`flow/run.sh`:
```
#!/bin/bash
# the make line also repeats each setting of config.mk as NAME=value (left out here)
make -C /OpenROAD-flow-scripts/flow DESIGN_CONFIG=/design/flow/config.mk WORK_HOME=/design/flow/orfs CLKGATE_MAP_FILE= finish
```
`flow/config.mk`:
```
export PLATFORM = sky130hd
export DESIGN_NAME = joltage
export DESIGN_NICKNAME = joltage
export VERILOG_FILES = /design/flow/design.v
export SDC_FILE = /design/flow/constraint.sdc
export NUM_CORES = 4
export LEC_CHECK = 0
export CAP_MARGIN = 25
export CORE_MARGIN = 2
export CORE_UTILIZATION = 68
export CTS_CLUSTER_DIAMETER = 353
export CTS_CLUSTER_SIZE = 37
export MIN_ROUTING_LAYER = met1
export SETUP_SLACK_MARGIN = -1.38
export SLEW_MARGIN = 20
export TNS_END_PERCENT = 25
```
`flow/constraint.sdc`:
```
create_clock -name core_clock -period 20.8 [get_ports {clk}]
set_input_delay 4.1600 -clock core_clock [delete_from_list [all_inputs] [get_ports {clk}]]
set_output_delay 4.1600 -clock core_clock [all_outputs]
set_load 0.01 [all_outputs]
```
`flow/design.v`:
```
module joltage #(parameter int LENGTH = 100) (
    input logic clk, rst, start, data_valid,
    input logic [4*LENGTH-1:0] line_flat,
    output logic [15:0] joltage1_out,
    output logic [63:0] joltage2_out,
    output logic done
    );
    logic [3:0] line [0:LENGTH-1];
    genvar k;
    generate
        for (k = 0; k < LENGTH; k++) begin : unflatten
            assign line[k] = line_flat[4*k +: 4];
        end
    endgenerate
    parameter IDLE   = 4'b000_0,
              DATA   = 4'b001_0,
              CALC_1 = 4'b010_0,
              CALC_2 = 4'b011_0,
              SUM    = 4'b100_0,
              DONE   = 4'b101_1;
    logic [3:0] state;
    assign done = state[0];
    logic [3:0] buffer [0:LENGTH-1-2];
    logic [3:0] shift_last;
    assign shift_last = buffer[LENGTH-1-2];
    logic [$clog2(LENGTH)-1:0] counter;
    logic [3:0] p1_curr_jolt [0:1];
    logic p1_jolt_en [0:1];
    always_comb begin : p1_comb 
        p1_jolt_en[0] = shift_last >= p1_curr_jolt[0];
        p1_jolt_en[1] = (p1_curr_jolt[0] >= p1_curr_jolt[1]) && p1_jolt_en[0];
    end
    always_ff @(posedge clk) begin : p1_seq
        if (state == DATA) begin
            p1_curr_jolt[0] <= line[LENGTH-2];
            p1_curr_jolt[1] <= line[LENGTH-1];
        end
        else if (state == CALC_1 || state == CALC_2) begin
            p1_curr_jolt[0] <= p1_jolt_en[0] ? shift_last : p1_curr_jolt[0];
            p1_curr_jolt[1] <= p1_jolt_en[1] ? p1_curr_jolt[0] : p1_curr_jolt[1];
        end
        if (state == IDLE)
            joltage1_out <= 16'd0;
        else if (state == SUM)
            joltage1_out <= joltage1_out + p1_curr_jolt[0] * 4'd10 + p1_curr_jolt[1];
    end
    logic [3:0] p2_curr_jolt [0:11];
    logic p2_jolt_en [0:11];
    always_comb begin : p2_comb
        p2_jolt_en[0] = (shift_last >= p2_curr_jolt[0]);
        for (int z = 1; z < 12; z++) begin
            p2_jolt_en[z] = (p2_curr_jolt[z-1] >= p2_curr_jolt[z]) && p2_jolt_en[z-1];
        end
    end
    genvar i;
    generate
        for (i = 0; i < 12; i++) begin
            always_ff @(posedge clk) begin : p2_seq
                if (state == DATA) begin
                    p2_curr_jolt[i] <= line[LENGTH-12+i];
                end
                else if (state == CALC_2) begin
                    if (i == 0)
                        p2_curr_jolt[i] <= p2_jolt_en[i] ? shift_last : p2_curr_jolt[i];
                    else
                        p2_curr_jolt[i] <= p2_jolt_en[i] ? p2_curr_jolt[i-1] : p2_curr_jolt[i];
                end
            end
        end
    endgenerate
    logic [39:0] stage1, stage2, stage3, stage4, stage5, stage6;
    logic [39:0] stage7, stage8, stage9, stage10, stage11, stage12;
    always_comb begin : mult_add  
        stage1  = p2_curr_jolt[0];
        stage2  = (stage1  * 10) + p2_curr_jolt[1];
        stage3  = (stage2  * 10) + p2_curr_jolt[2];
        stage4  = (stage3  * 10) + p2_curr_jolt[3];
        stage5  = (stage4  * 10) + p2_curr_jolt[4];
        stage6  = (stage5  * 10) + p2_curr_jolt[5];
        stage7  = (stage6  * 10) + p2_curr_jolt[6];
        stage8  = (stage7  * 10) + p2_curr_jolt[7];
        stage9  = (stage8  * 10) + p2_curr_jolt[8];
        stage10 = (stage9  * 10) + p2_curr_jolt[9];
        stage11 = (stage10 * 10) + p2_curr_jolt[10];
        stage12 = (stage11 * 10) + p2_curr_jolt[11];
    end
    always_ff @(posedge clk) begin : p2_joltage_sum
        if (state == IDLE)
            joltage2_out <= 64'd0;
        else if (state == SUM) begin
            joltage2_out <= joltage2_out + stage12;
        end
    end
    always_ff @(posedge clk) begin : counter_logic
        if (state == DATA)
            counter <= '0;
        else if (state == CALC_1 || state == CALC_2)
            counter <= counter + 1'b1;
    end
    genvar j;
    generate
        for (j = 0; j < LENGTH-2; j++) begin
            always_ff @(posedge clk) begin : shift_reg
                if ((state == DATA) && data_valid) begin
                    buffer[j] <= line[j];
                end
                if (state == CALC_1 || state == CALC_2) begin
                    buffer[j] <= buffer[j-1];
                    if (j == 0)
                        buffer[j] <= 4'd0;
                end
            end
        end
    endgenerate
    always_ff @(posedge clk) begin : state_transitions
        if (rst) begin
            state <= IDLE;
        end
        else begin
            case (state)
                IDLE: state <= start ? DATA : IDLE;
                DATA: state <= data_valid ? CALC_1 : DATA;
                CALC_1: state <= counter == 4'd9 ? CALC_2 : CALC_1;
                CALC_2: state <= counter == LENGTH - 2'd3 ? SUM : CALC_2;
                SUM: state <= DONE;
                DONE: state <= start ? DATA : DONE;
                default : ;
            endcase
        end
    end
endmodule
```
==> reports/metrics.cfg, run 1 <==
[status]
run_status=stopped before the end
haltStage=5_1_grt
error_line=[ERROR GRT-0232] Routing congestion too high. Check the congestion heatmap in the GUI.

[synth]
ys.flops=539
synth-async-reset-ratio=0
synth_seq_share=0.310
adder_share=0.178
synthSimpleGateAreaFrac=0.234
synth_top_flop_cell=edfxtp_1
edf_count=444
yosysChipArea_um2=49100
ys_sh_aoi=0.146
top_area_frac=0.271
area_leaders=edfxtp_1 (27%), ha_1 (17%), nand2_1 (12%), xnor2_1 (6.0%), dfxtp_1 (3.9%)
synthCells=5869
synth_cell_type_count=104
yosys.area.top_type=edfxtp_1
ys_sh_xor=0.0933
ys_cells=5869
yosys_warnings=7
mux_share=0.00392
netlist_area_um2=49100
top_cell=nand2_1
postSynthAreaPerCell_um2=8.37
synthTopLogicFamily=simple AND/OR/NAND/NOR gates
synth.top_cells.by_count=nand2_1 (1538), ha_1 (655), edfxtp_1 (444)

[clock_tree]
htree_levels=1
cts_buffer_depth=3
clkSinkCount=539
root_buffer=clkbuf_16
cts_made_buffers=18

[floorplanning]
ios=485
dieHeight_um=273
die_w_um=273
dieArea_um2=74400
core_area_um2=71500
rows=98
initial_utilization=0.687

[placement]
gp_congestion=0.935
numPortBuffers=484
post-dp-hpwl_um=120000
pre_cts_ws_ns=-2.89
dp_cells=8188

[global_route]
track_usage=0.758
overflow=28

-- layer usage --
metal,GRT overflow,global-route usage
met1,0,0.727
met2,10,0.946
met3,3,0.603
met4,14,0.789
met5,1,0.306
-- metrics by stage --
stage	utilization	hold slack, ns	TNS (ns)	area [µm²]
CTS	0.900	0.481	-33.91	64300
floorplan	-	0.437	-26.55	49200
global placement	0.875	0.443	-44.01	62600
detailed placement	0.875	0.457	-77.97	62600
-- what timing repair did --
item,in CTS
hold buffers,0
pin swaps,76
setup buffers,36
endpoints found under the setup margin,31
gates resized,172
==> run 2: changes to the inputs <==
Settings changed: ABC_AREA set to 1, CAP_MARGIN 25 to 35, CORE_ASPECT_RATIO set to 1.93, CORE_UTILIZATION 68 to 25, CTS_CLUSTER_DIAMETER 353 to unset, CTS_CLUSTER_SIZE 37 to unset, GPL_ROUTABILITY_DRIVEN set to 1, GPL_TIMING_DRIVEN set to 1, MAX_ROUTING_LAYER set to met4, PLACE_DENSITY_LB_ADDON set to 0.1, SETUP_SLACK_MARGIN -1.38 to unset, TNS_END_PERCENT 25 to 30.
Clock period 20.8 ns to 43.2 ns, I/O delays scaled along.
==> reports/metrics.cfg, run 2 <==
[status]
run_status=finished clean

[critical_path]
worstPathMaxFanout=6
startpoint_type=register
endpoint=joltage2_out[60]$_SDFFE_PP0P_
max_stage_delay_ns=0.59
cp.depth=147
r2r_setup_slack_ns=16.14
regToRegStartpoint=p2_curr_jolt[0][0]$_DFFE_PP_
crit_start=p2_curr_jolt[0][0]$_DFFE_PP_
worst-endpoint-arrival_ns=27.65
cp_num_buf_inv=22
endpoint_kind=register
critPathMostFrequentCell=nand2_1
cp_top_family=simple AND/OR/NAND/NOR gates
r2r_end=joltage2_out[60]$_SDFFE_PP0P_
rr_worst_depth=147
worstPathRequired_ns=43.79
worstSetupPathType=register to register
slowest_stage=fa_1

[clock_tree]
cts_made_buffers=60
post_cts_resized=0
ctsHoldBuffers=0
clkLatencyLatePin_ns=0.70
root_buffer=clkbuf_16
post_cts_buffers=0
cts_buffer_depth=3
clkSinkCount=539
path_clk_slew_ns=0.07
cts_tree=yes
htree_levels=2

[drt]
drt_pass1_iterations=6
drt-wirelength-per-cell_um=19.5
drtIter0Drc=2112
via_count=49623
ant_nets=0
vias_per_cell=4.49
route.detailed.drc=0
drt_wl_total_um=215000

[global_route]
grt_pass1_wl_um=319000
grt_pass1_vias=52371
grt_max_degree=170
track_usage=0.202
grt_antenna_before_repair=76
overflow=0

[synth]
yosysChipArea_um2=53200
yosys.area.top_type=edfxtp_1
synth-async-reset-ratio=0
synth_cell_type_count=67
ys_cells=7630
adder_share=0.165
ys.flops=539
top_cell=nand2_1
synthTopLogicFamily=simple AND/OR/NAND/NOR gates
mux_share=0
postSynthAreaPerCell_um2=6.97
synthSimpleGateAreaFrac=0.308
ys_sh_aoi=0.0816
netlist_area_um2=53200
synth.top_cells.by_count=nand2_1 (2654), inv_1 (1187), ha_1 (655)
synthCells=7630
yosys_warnings=7
top_area_frac=0.251
synth_seq_share=0.286
area_leaders=edfxtp_1 (25%), nand2_1 (19%), ha_1 (15%), inv_1 (8.4%), xor2_1 (4.2%)
edf_count=444
ys_sh_xor=0.0656
synth_top_flop_cell=edfxtp_1

[floorplanning]
dieHeight_um=645
initial_utilization=0.251
rows=235
ios=485
dieArea_um2=217000
core_area_um2=212000
die_w_um=336

[placement]
numPortBuffers=484
gp_congestion=0.962
dp_cells=10870
post-dp-hpwl_um=184000
pre_cts_ws_ns=15.86

[final_layout]
final_cells=11052
fin_util=0.300
logic_area_um2=33000
fin_nets=9175
flop_area_um2=15200
syn2layout_area_growth_pct=19.6
n_fill_cell=23507

[sta]
drv_slew=0
fmax_mhz=37.0
worstMarginPinSlew_ns=0.915
slew_headroom=0.390
hold_viol_final=0
setup_violations=0
setup_tns_ns=0
post-route-min-period_ns=27.06
skew_ns=0.0455
setup_ws_ns=16.14
finalCritPeriodShare=0.626
holdWs_ns=0.446
grt_setup_unrepaired=no

[hold_path]
hold_end=buffer[0][0]$_SDFFE_PN0P_
hp-class=register to register
hold-path-cell-count=2
min_from=buffer[0][0]$_SDFFE_PN0P_

[run]
warnings=36
maxCapViolCount=0

==> run 2: routing by layer <==
layer  up-vias  wire length [µm]  track usage
met1     22847             72900        0.179
met5         -                 0            -
met4         0             10900       0.0883
met2       895            121000        0.401
li1      25601                 -            -
met3       280             10500       0.0413
==> run 2: through the flow <==
| step | cell area, µm² |
|---|---|
| 2_1_floorplan | 53200 |
| 5_1_grt | 63600 |
| 6_report | 63600 |
| 3_5_place_dp | 61500 |
| 4_1_cts | 63400 |
| 3_3_place_gp | 61400 |
==> run 2: area by class of cell <==
class,count,share of cell area
repair buffers,512,0.0807
flip-flops and latches,539,0.240
multi-input cells,5771,0.519
diodes,70,0.00275
clock inverters,33,0.00515
inverters,1204,0.0712
clock buffers,79,0.0255
well taps,2844,0.0559
==> run 3: changes to the inputs <==
Settings changed: ABC_AREA 1 to unset, CAP_MARGIN 35 to 20, CORE_ASPECT_RATIO 1.93 to unset, CORE_UTILIZATION 25 to 29, GPL_ROUTABILITY_DRIVEN 1 to unset, GPL_TIMING_DRIVEN 1 to unset, MAX_ROUTING_LAYER met4 to unset, MIN_ROUTING_LAYER met1 to unset, PLACE_DENSITY_LB_ADDON 0.1 to unset, TNS_END_PERCENT 30 to unset.
Clock period 43.2 ns to 35.9 ns, I/O delays scaled along.
==> reports/metrics.cfg, run 3 <==
[clock_tree]
post_cts_buffers=0
path_clk_slew_ns=0.06
ctsHoldBuffers=0
cts_made_buffers=67
cts_buffer_depth=3
clkLatencyLatePin_ns=0.66
htree_levels=3
clkSinkCount=539
post_cts_resized=0
root_buffer=clkbuf_16
cts_tree=yes

[global_route]
grt_pass1_vias=41414
grt_antenna_before_repair=30
grt_max_degree=104
grt_pass1_wl_um=212000
overflow=0
track_usage=0.148

[critical_path]
endpoint_kind=register
cp.depth=108
r2r_setup_slack_ns=10.15
crit_start=p2_curr_jolt[0][1]$_DFFE_PP_
cp_num_buf_inv=6
cp_top_family=adder cells
worstSetupPathType=register to register
critPathMostFrequentCell=ha_1
startpoint_type=register
worstPathRequired_ns=36.40
r2r_end=joltage2_out[58]$_SDFFE_PP0P_
rr_worst_depth=108
slowest_stage=a2111oi_0
worst-endpoint-arrival_ns=26.25
max_stage_delay_ns=0.94
worstPathMaxFanout=10
regToRegStartpoint=p2_curr_jolt[0][1]$_DFFE_PP_
endpoint=joltage2_out[58]$_SDFFE_PP0P_

[synth]
ys_sh_xor=0.0933
edf_count=444
adder_share=0.178
synthTopLogicFamily=simple AND/OR/NAND/NOR gates
synth_top_flop_cell=edfxtp_1
area_leaders=edfxtp_1 (27%), ha_1 (17%), nand2_1 (12%), xnor2_1 (6.0%), dfxtp_1 (3.9%)
yosys_warnings=7
synth_cell_type_count=104
synth.top_cells.by_count=nand2_1 (1538), ha_1 (655), edfxtp_1 (444)
ys_sh_aoi=0.146
postSynthAreaPerCell_um2=8.37
synth-async-reset-ratio=0
netlist_area_um2=49100
top_area_frac=0.271
synthCells=5869
synthSimpleGateAreaFrac=0.234
yosys.area.top_type=edfxtp_1
top_cell=nand2_1
yosysChipArea_um2=49100
mux_share=0.00392
synth_seq_share=0.310
ys.flops=539
ys_cells=5869

[hold_path]
hp-class=register to register
hold_end=buffer[0][1]$_SDFFE_PN0P_
hold-path-cell-count=2
min_from=buffer[0][1]$_SDFFE_PN0P_

[final_layout]
fin_nets=7365
final_area_um2=58500
n_fill_cell=17790
syn2layout_area_growth_pct=19.1
fin_util=0.346
logic_area_um2=32300
flop_area_um2=15200
final_cells=8556

[sta]
post-route-min-period_ns=25.75
grt_setup_unrepaired=no
setup_ws_ns=10.15
finalCritPeriodShare=0.717
fmax_mhz=38.8
worstMarginPinSlew_ns=1.18
skew_ns=0.0472
holdWs_ns=0.453
drv_slew=0
setup_violations=0
hold_viol_final=0
slew_headroom=0.192
setup_tns_ns=0

[drt]
drt-wirelength-per-cell_um=15.4
via_count=42158
drt_wl_total_um=132000
vias_per_cell=4.93
ant_nets=0
route.detailed.drc=0
drt_pass1_iterations=5
drtIter0Drc=2388

[status]
run_status=finished clean

[floorplanning]
initial_utilization=0.291
ios=485
rows=151
die_w_um=416
dieHeight_um=416
core_area_um2=169000
dieArea_um2=173000

[run]
warnings=30
maxCapViolCount=0

[placement]
post-dp-hpwl_um=105000
gp_congestion=0.890
post_dp_cell_area_um2=56300
numPortBuffers=484
pre_cts_ws_ns=10.19
dp_cells=8427

-- run 3: per-layer routing --
metal  part of all wire  track usage
met3              0.059       0.0345
met4              0.028       0.0474
met1               0.42        0.172
met5             0.0018            0
met2               0.49        0.267
-- run 3: area by class of cell --
cell class                      instances  area share
Multi-Input combinational cell       4899       0.552
Antenna cell                           10    0.000428
Sequential cell                       539       0.260
Timing Repair Buffer                  508      0.0859
Clock inverter                         33     0.00657
Tap cell                             2218      0.0474
Clock buffer                           86      0.0304
Inverter                              263      0.0169
==> run 4: changes to the inputs <==
Settings changed: CORE_UTILIZATION 29 to 70, CTS_CLUSTER_SIZE set to 14.
Clock period 35.9 ns to 7.43 ns, I/O delays scaled along.
==> reports/metrics.cfg, run 4 <==
[synth]
edf_count=444
ys_sh_aoi=0.146
top_area_frac=0.271
netlist_area_um2=49100
synth_top_flop_cell=edfxtp_1
mux_share=0.00392
yosysChipArea_um2=49100
synth_cell_type_count=104
area_leaders=edfxtp_1 (27%), ha_1 (17%), nand2_1 (12%), xnor2_1 (6.0%), dfxtp_1 (3.9%)
postSynthAreaPerCell_um2=8.37
ys_cells=5869
yosys.area.top_type=edfxtp_1
adder_share=0.178
synthSimpleGateAreaFrac=0.234
synth-async-reset-ratio=0
ys_sh_xor=0.0933
synthTopLogicFamily=simple AND/OR/NAND/NOR gates
synth.top_cells.by_count=nand2_1 (1538), ha_1 (655), edfxtp_1 (444)
synth_seq_share=0.310
yosys_warnings=7
top_cell=nand2_1
ys.flops=539
synthCells=5869

[placement]
numPortBuffers=484
gp_congestion=0.964

[floorplanning]
dieHeight_um=269
die_w_um=269
dieArea_um2=72300
initial_utilization=0.704
rows=97
ios=485
core_area_um2=69800

[status]
haltStage=3_5_place_dp
run_status=stopped before the end
error_line=[ERROR DPL-0033] detailed placement checks failed during check placement.

==> run 4: metrics by stage <==
stage                   setup WS [ns]  cell area, µm²  instances  hold slack [ns]
after floorplan                -13.29           52100       5873            0.437
after global placement         -13.75           68200       8563            0.442
==> run 5: changes to the inputs <==
Settings changed: CAP_MARGIN 20 to 25, CTS_CLUSTER_DIAMETER set to 200, CTS_CLUSTER_SIZE 14 to 32, MIN_ROUTING_LAYER set to met1, SETUP_SLACK_MARGIN set to -1.38, TNS_END_PERCENT set to 25.
Clock period 7.43 ns to 20.8 ns, I/O delays scaled along.
==> reports/metrics.cfg, run 5 <==
[placement]
post-dp-hpwl_um=126000
pre_cts_ws_ns=-3.13
dp_cells=8163
gp_congestion=0.960
numPortBuffers=484
post_dp_cell_area_um2=62500

[global_route]
overflow=15
track_usage=0.704

[synth]
synthSimpleGateAreaFrac=0.234
synth_top_flop_cell=edfxtp_1
yosys_warnings=7
synth_seq_share=0.310
edf_count=444
postSynthAreaPerCell_um2=8.37
area_leaders=edfxtp_1 (27%), ha_1 (17%), nand2_1 (12%), xnor2_1 (6.0%), dfxtp_1 (3.9%)
yosys.area.top_type=edfxtp_1
synthCells=5869
synthTopLogicFamily=simple AND/OR/NAND/NOR gates
yosysChipArea_um2=49100
synth_cell_type_count=104
synth-async-reset-ratio=0
ys_sh_aoi=0.146
netlist_area_um2=49100
adder_share=0.178
ys_sh_xor=0.0933
synth.top_cells.by_count=nand2_1 (1538), ha_1 (655), edfxtp_1 (444)
ys_cells=5869
top_area_frac=0.271
mux_share=0.00392
ys.flops=539
top_cell=nand2_1

[status]
error_line=[ERROR GRT-0116] Global routing finished with congestion. Check the congestion regions in the DRC Viewer.
haltStage=5_1_grt
run_status=stopped before the end

[floorplanning]
initial_utilization=0.704
dieArea_um2=72300
rows=97
ios=485
core_area_um2=69800
die_w_um=269
dieHeight_um=269

[clock_tree]
cts_made_buffers=21
root_buffer=clkbuf_16
clkSinkCount=539
cts_buffer_depth=3
htree_levels=1

run 5: stage by stage:
step                utilization
floorplan                     -
global placement          0.894
detailed placement        0.895
CTS                       0.925
run 5: timing repair:
action                     CTS
resized                    219
setup endpoints to repair   32
hold endpoints to repair     0
hold buffers                 0
setup buffers               41
pin swaps                   71
run 5: layer usage:
layer  GRT usage  overflow
met4       0.712         9
met5       0.289         1
met3       0.523         5
met2       0.899         0
met1       0.689         0
==> run 6: changes to the inputs <==
Settings changed: CAP_MARGIN 25 to 0, CTS_CLUSTER_DIAMETER 200 to unset, CTS_CLUSTER_SIZE 32 to unset, MAX_ROUTING_LAYER set to met4, MIN_ROUTING_LAYER met1 to unset, SETUP_SLACK_MARGIN -1.38 to 5.0, TNS_END_PERCENT 25 to unset.
Clock period 20.8 ns to 18.0 ns, I/O delays scaled along.
==> reports/metrics.cfg, run 6 <==
[status]
run_status=stopped before the end
haltStage=4_1_cts
error_line=[ERROR DPL-0038] Utilization greater than 100%, impossible to legalize

[floorplanning]
dieArea_um2=72300
dieHeight_um=269
initial_utilization=0.704
core_area_um2=69800
rows=97
die_w_um=269
ios=485

[placement]
post_dp_cell_area_um2=65500
pre_cts_ws_ns=-5.09
post-dp-hpwl_um=135000
numPortBuffers=484
gp_congestion=0.985
dp_cells=8314

[synth]
synth.top_cells.by_count=nand2_1 (1538), ha_1 (655), edfxtp_1 (444)
adder_share=0.178
ys_sh_xor=0.0933
ys.flops=539
ys_cells=5869
edf_count=444
postSynthAreaPerCell_um2=8.37
yosys_warnings=7
top_area_frac=0.271
synthCells=5869
top_cell=nand2_1
yosysChipArea_um2=49100
mux_share=0.00392
area_leaders=edfxtp_1 (27%), ha_1 (17%), nand2_1 (12%), xnor2_1 (6.0%), dfxtp_1 (3.9%)
ys_sh_aoi=0.146
synth-async-reset-ratio=0
synth_seq_share=0.310
netlist_area_um2=49100
synth_top_flop_cell=edfxtp_1
yosys.area.top_type=edfxtp_1
synth_cell_type_count=104
synthTopLogicFamily=simple AND/OR/NAND/NOR gates
synthSimpleGateAreaFrac=0.234

run 6: metrics by stage:
step                TNS, ns   util
floorplan            -70.84      -
global placement     -97.93  0.938
detailed placement  -166.14  0.938
==> run 7: changes to the inputs <==
Settings changed: CAP_MARGIN 0 to 25, CORE_UTILIZATION 70 to 72, CTS_CLUSTER_SIZE set to 86, MIN_ROUTING_LAYER set to met1, PLACE_DENSITY set to 0.67, SETUP_SLACK_MARGIN 5.0 to 1.77, TNS_END_PERCENT set to 25.
Clock period 18.0 ns to 25.4 ns, I/O delays scaled along.
==> reports/metrics.cfg, run 7 <==
[sta]
setup_tns_ns=0
finalCritPeriodShare=0.938
slew_headroom=0.275
grt_setup_unrepaired=no
skew_ns=0.0605
drv_slew=0
worstMarginPinSlew_ns=1.09
post-route-min-period_ns=23.83
setup_violations=0
setup_ws_ns=1.57
fmax_mhz=42.0
hold_viol_final=0

[global_route]
grt_max_degree=112
overflow=0
grt_antenna_before_repair=38
grt_pass1_vias=45538
grt_pass1_wl_um=229000
track_usage=0.413

[synth]
synthCells=5869
mux_share=0.00392
ys_sh_aoi=0.146
ys_sh_xor=0.0933
synth_cell_type_count=104
yosys_warnings=7
yosysChipArea_um2=49100
ys_cells=5869
netlist_area_um2=49100
adder_share=0.178
synth.top_cells.by_count=nand2_1 (1538), ha_1 (655), edfxtp_1 (444)
synth_top_flop_cell=edfxtp_1
top_area_frac=0.271
synth-async-reset-ratio=0
postSynthAreaPerCell_um2=8.37
edf_count=444
yosys.area.top_type=edfxtp_1
area_leaders=edfxtp_1 (27%), ha_1 (17%), nand2_1 (12%), xnor2_1 (6.0%), dfxtp_1 (3.9%)
synth_seq_share=0.310
top_cell=nand2_1
ys.flops=539
synthSimpleGateAreaFrac=0.234
synthTopLogicFamily=simple AND/OR/NAND/NOR gates

[drt]
drtIter0Drc=6483
via_count=49586
route.detailed.drc=0
drt-wirelength-per-cell_um=23.6
ant_nets=0
drt_wl_total_um=172000
vias_per_cell=6.79
drt_pass1_iterations=10

[placement]
dp_cells=7078
gp_congestion=0.956
pre_cts_ws_ns=0.0272
post_dp_cell_area_um2=54600
post-dp-hpwl_um=103000
numPortBuffers=484

[clock_tree]
root_buffer=clkbuf_16
path_clk_slew_ns=0.07
cts_tree=yes
cts_buffer_depth=3
cts_made_buffers=55
htree_levels=2
ctsHoldBuffers=0
clkSinkCount=539
clkLatencyLatePin_ns=0.67

[critical_path]
startpoint_type=register
slowest_stage=o21ai_0
worstPathRequired_ns=25.89
worstSetupPathType=register to register
r2r_setup_slack_ns=1.57
worstPathMaxFanout=10
crit_start=p2_curr_jolt[0][1]$_DFFE_PP_
rr_worst_depth=106
regToRegStartpoint=p2_curr_jolt[0][1]$_DFFE_PP_
critPathMostFrequentCell=ha_1
r2r_end=joltage2_out[62]$_SDFFE_PP0P_
cp_num_buf_inv=5
worst-endpoint-arrival_ns=24.33
cp.depth=106
endpoint_kind=register
max_stage_delay_ns=0.63
cp_top_family=adder cells
endpoint=joltage2_out[62]$_SDFFE_PP0P_

[floorplanning]
dieArea_um2=70300
core_area_um2=67400
die_w_um=265
rows=95
initial_utilization=0.729
dieHeight_um=265
ios=485

[hold_path]
hold_end=joltage2_out[36]$_SDFFE_PP0P_
min_from=joltage2_out[36]$_SDFFE_PP0P_
hp-class=register to register
hold-path-cell-count=2

[run]
maxCapViolCount=0
warnings=35

[final_layout]
logic_area_um2=34400
n_fill_cell=3146
final_cells=7301
final_area_um2=59300
flop_area_um2=15200
syn2layout_area_growth_pct=20.7
fin_nets=7418

[status]
run_status=finished clean

-- run 7: area by class of cell --
| type | count | area share |
|---|---|---|
| repair buffers | 573 | 0.0944 |
| diodes | 51 | 0.00215 |
| well taps | 873 | 0.0184 |
| flip-flops and latches | 539 | 0.257 |
| multi-input cells | 4899 | 0.580 |
| inverters | 263 | 0.0167 |
| clock buffers | 76 | 0.0259 |
| clock inverters | 27 | 0.00545 |
-- run 7: through the flow --
stage                     hold slack [ns]  utilization
after CTS                           0.474        0.845
after floorplan                     0.437            -
after global routing                0.490        0.879
after detailed placement            0.454        0.810
after global placement              0.444        0.810
final                               0.477        0.879
-- run 7: layer usage --
layer / GRT usage / vias to the layer above / wire length (µm)
met4: 0.253 / 0 / 16500
met2: 0.690 / 3845 / 78700
li1: - / 21710 / -
met3: 0.0883 / 1341 / 18600
met1: 0.453 / 22690 / 58100
met5: - / - / 0
-- run 7: repair_timing --
action,4_1_cts,5_1_grt
resized,83,311
setup buffers,16,49
endpoints found under the setup margin,28,33
pin swaps,12,82
==> run 8: changes to the inputs <==
Settings changed: CORE_UTILIZATION 72 to 15, CTS_CLUSTER_SIZE 86 to unset, MAX_ROUTING_LAYER met4 to unset, MIN_ROUTING_LAYER met1 to met2, PLACE_DENSITY 0.67 to unset, PLACE_DENSITY_LB_ADDON set to 0.13.
Clock period 25.4 ns to 13.9 ns, I/O delays scaled along.
==> reports/metrics.cfg, run 8 <==
[final_layout]
syn2layout_area_growth_pct=62.6
fin_nets=9038
n_fill_cell=35645

[hold_path]
min_from=buffer[0][2]$_SDFFE_PN0P_
hold_end=buffer[0][2]$_SDFFE_PN0P_
hp-class=register to register
hold-path-cell-count=2

[critical_path]
cp.depth=103
worstPathRequired_ns=14.46
cp_top_family=adder cells
max_stage_delay_ns=0.60
rr_worst_depth=103
r2r_setup_slack_ns=-7.65
endpoint=joltage2_out[48]$_SDFFE_PP0P_
regToRegStartpoint=p2_curr_jolt[0][1]$_DFFE_PP_
startpoint_type=register
slowest_stage=fa_2
worst-endpoint-arrival_ns=22.11
worstSetupPathType=register to register
worstPathMaxFanout=6
r2r_end=joltage2_out[48]$_SDFFE_PP0P_
cp_num_buf_inv=10
crit_start=p2_curr_jolt[0][1]$_DFFE_PP_
endpoint_kind=register
critPathMostFrequentCell=ha_1

[drt]
route.detailed.drc=0
ant_nets=0
drt_pass1_iterations=6
drt-wirelength-per-cell_um=15.9
drtIter0Drc=5284
vias_per_cell=5.44
via_count=68040
drt_wl_total_um=199000

[synth]
synth-async-reset-ratio=0
synthSimpleGateAreaFrac=0.234
synth_cell_type_count=104
synth_top_flop_cell=edfxtp_1
ys_sh_aoi=0.146
top_area_frac=0.271
synth.top_cells.by_count=nand2_1 (1538), ha_1 (655), edfxtp_1 (444)
edf_count=444
netlist_area_um2=49100
synthTopLogicFamily=simple AND/OR/NAND/NOR gates
synthCells=5869
adder_share=0.178
postSynthAreaPerCell_um2=8.37
yosys_warnings=7
synth_seq_share=0.310
ys_cells=5869
mux_share=0.00392
area_leaders=edfxtp_1 (27%), ha_1 (17%), nand2_1 (12%), xnor2_1 (6.0%), dfxtp_1 (3.9%)
yosysChipArea_um2=49100
ys_sh_xor=0.0933
top_cell=nand2_1
yosys.area.top_type=edfxtp_1
ys.flops=539

[run]
maxCapViolCount=0
warnings=42

[sta]
grt_setup_unrepaired=yes
setup_ws_ns=-7.65
slew_headroom=0.215
worstMarginPinSlew_ns=1.18
fmax_mhz=46.4
finalCritPeriodShare=1.55
hold_viol_final=0
drv_slew=0
post-route-min-period_ns=21.55
skew_ns=0.0887
setup_violations=52
setup_tns_ns=-305.18

[clock_tree]
clkLatencyLatePin_ns=0.71
path_clk_slew_ns=0.06
htree_levels=3
cts_buffer_depth=3
cts_tree=yes
root_buffer=clkbuf_16
clkSinkCount=539
cts_made_buffers=73

[floorplanning]
ios=485
core_area_um2=327000
dieArea_um2=332000
die_w_um=576
initial_utilization=0.150
dieHeight_um=576
rows=210

[global_route]
grt_max_degree=183
overflow=0
track_usage=0.177
grt_antenna_before_repair=0
grt_pass1_vias=78404
grt_pass1_wl_um=301000

[status]
run_status=failed layout checks
so.violations=setup timing

[placement]
post-dp-hpwl_um=156000
gp_congestion=0.847
pre_cts_ws_ns=-8.92
numPortBuffers=484

## run 8: per-layer routing
metal | GRT usage | up-vias | part of all wire
li1 | - | 24854 | -
met1 | - | 25010 | 0
met2 | 0.213 | 17635 | 0.54
met3 | 0.246 | 531 | 0.43
met4 | 0.0170 | 10 | 0.029
met5 | 0.0189 | - | 0.0011
## run 8: final cells by class
cell class              count  area [µm²]  share of cell area
inverters                 263         992              0.0124
diodes                    160         400             0.00501
flip-flops and latches    539       15200               0.191
clock buffers              89        1920              0.0240
repair buffers           2175       17700               0.222
clock inverters            45         510             0.00639
multi-input cells        4899       37600               0.471
well taps                4346        5440              0.0681
## run 8: through the flow
| stage | area [µm²] | hold slack [ns] | std cells | util |
|---|---|---|---|---|
| after floorplan | 50200 | 0.437 | 5873 | - |
| after global placement | 71500 | 0.449 | 12088 | 0.219 |
| after detailed placement | 71500 | 0.452 | 12089 | 0.219 |
| after CTS | 77100 | 0.461 | 12315 | 0.236 |
| after global routing | 79500 | 0.471 | 12356 | 0.243 |
| final | 79900 | 0.460 | 12516 | 0.245 |
## run 8: what timing repair did
action,4_1_cts,5_1_grt
hold buffers,0,0
cloned,1,0
pin swaps,238,175
resized,402,340
buffers inserted,91,41
endpoints found under the setup margin,54,55
==> run 9: changes to the inputs <==
Settings changed: ABC_AREA set to 1, CAP_MARGIN 25 to 20, CORE_UTILIZATION 15 to 72, MAX_ROUTING_LAYER set to met4, MIN_ROUTING_LAYER met2 to unset, PLACE_DENSITY_LB_ADDON 0.13 to 0.08, SETUP_SLACK_MARGIN 1.77 to unset, TNS_END_PERCENT 25 to unset.
Clock period 13.9 ns to 23.1 ns, I/O delays scaled along.
==> reports/metrics.cfg, run 9 <==
[clock_tree]
cts_buffer_depth=3
cts_made_buffers=55
root_buffer=clkbuf_16
clkSinkCount=539
htree_levels=2

[synth]
yosys.area.top_type=edfxtp_1
ys.flops=539
synth_seq_share=0.286
yosysChipArea_um2=53200
adder_share=0.165
synth-async-reset-ratio=0
synth.top_cells.by_count=nand2_1 (2654), inv_1 (1187), ha_1 (655)
yosys_warnings=7
area_leaders=edfxtp_1 (25%), nand2_1 (19%), ha_1 (15%), inv_1 (8.4%), xor2_1 (4.2%)
ys_cells=7630
synthSimpleGateAreaFrac=0.308
synthTopLogicFamily=simple AND/OR/NAND/NOR gates
synthCells=7630
synth_top_flop_cell=edfxtp_1
ys_sh_aoi=0.0816
mux_share=0
top_area_frac=0.251
netlist_area_um2=53200
synth_cell_type_count=67
ys_sh_xor=0.0656
postSynthAreaPerCell_um2=6.97
top_cell=nand2_1
edf_count=444

[placement]
numPortBuffers=484
gp_congestion=1.02
dp_cells=9214
post-dp-hpwl_um=137000

[floorplanning]
ios=485
dieHeight_um=276
dieArea_um2=76100
rows=99
initial_utilization=0.728
die_w_um=276
core_area_um2=73100

[global_route]
track_usage=0.688
overflow=13

[status]
error_line=[ERROR GRT-0116] Global routing finished with congestion. Check the congestion regions in the DRC Viewer.
haltStage=5_1_grt
run_status=stopped before the end

## run 9: per-layer routing
layer / GRT usage / GRT overflow
met1: 0.698 / 1
met2: 0.866 / 2
met4: 0.589 / 6
met5: - / -
met3: 0.499 / 4
## run 9: what timing repair did
item | in CTS
hold buffers | 0
endpoints found under the setup margin | 33
gates cloned | 0
setup buffers | 29
resized | 234
pin swaps | 45
## run 9: per-stage QoR
| step | setup TNS [ns] | cell area, µm² | worst slack (ns) | utilization |
|---|---|---|---|---|
| after floorplan | 0 | 53200 | 1.65 | - |
| after global placement | -3.50 | 60800 | -0.430 | 0.832 |
| after detailed placement | -25.54 | 60800 | -1.23 | 0.832 |
| after CTS | 0 | 64300 | 0.0112 | 0.880 |
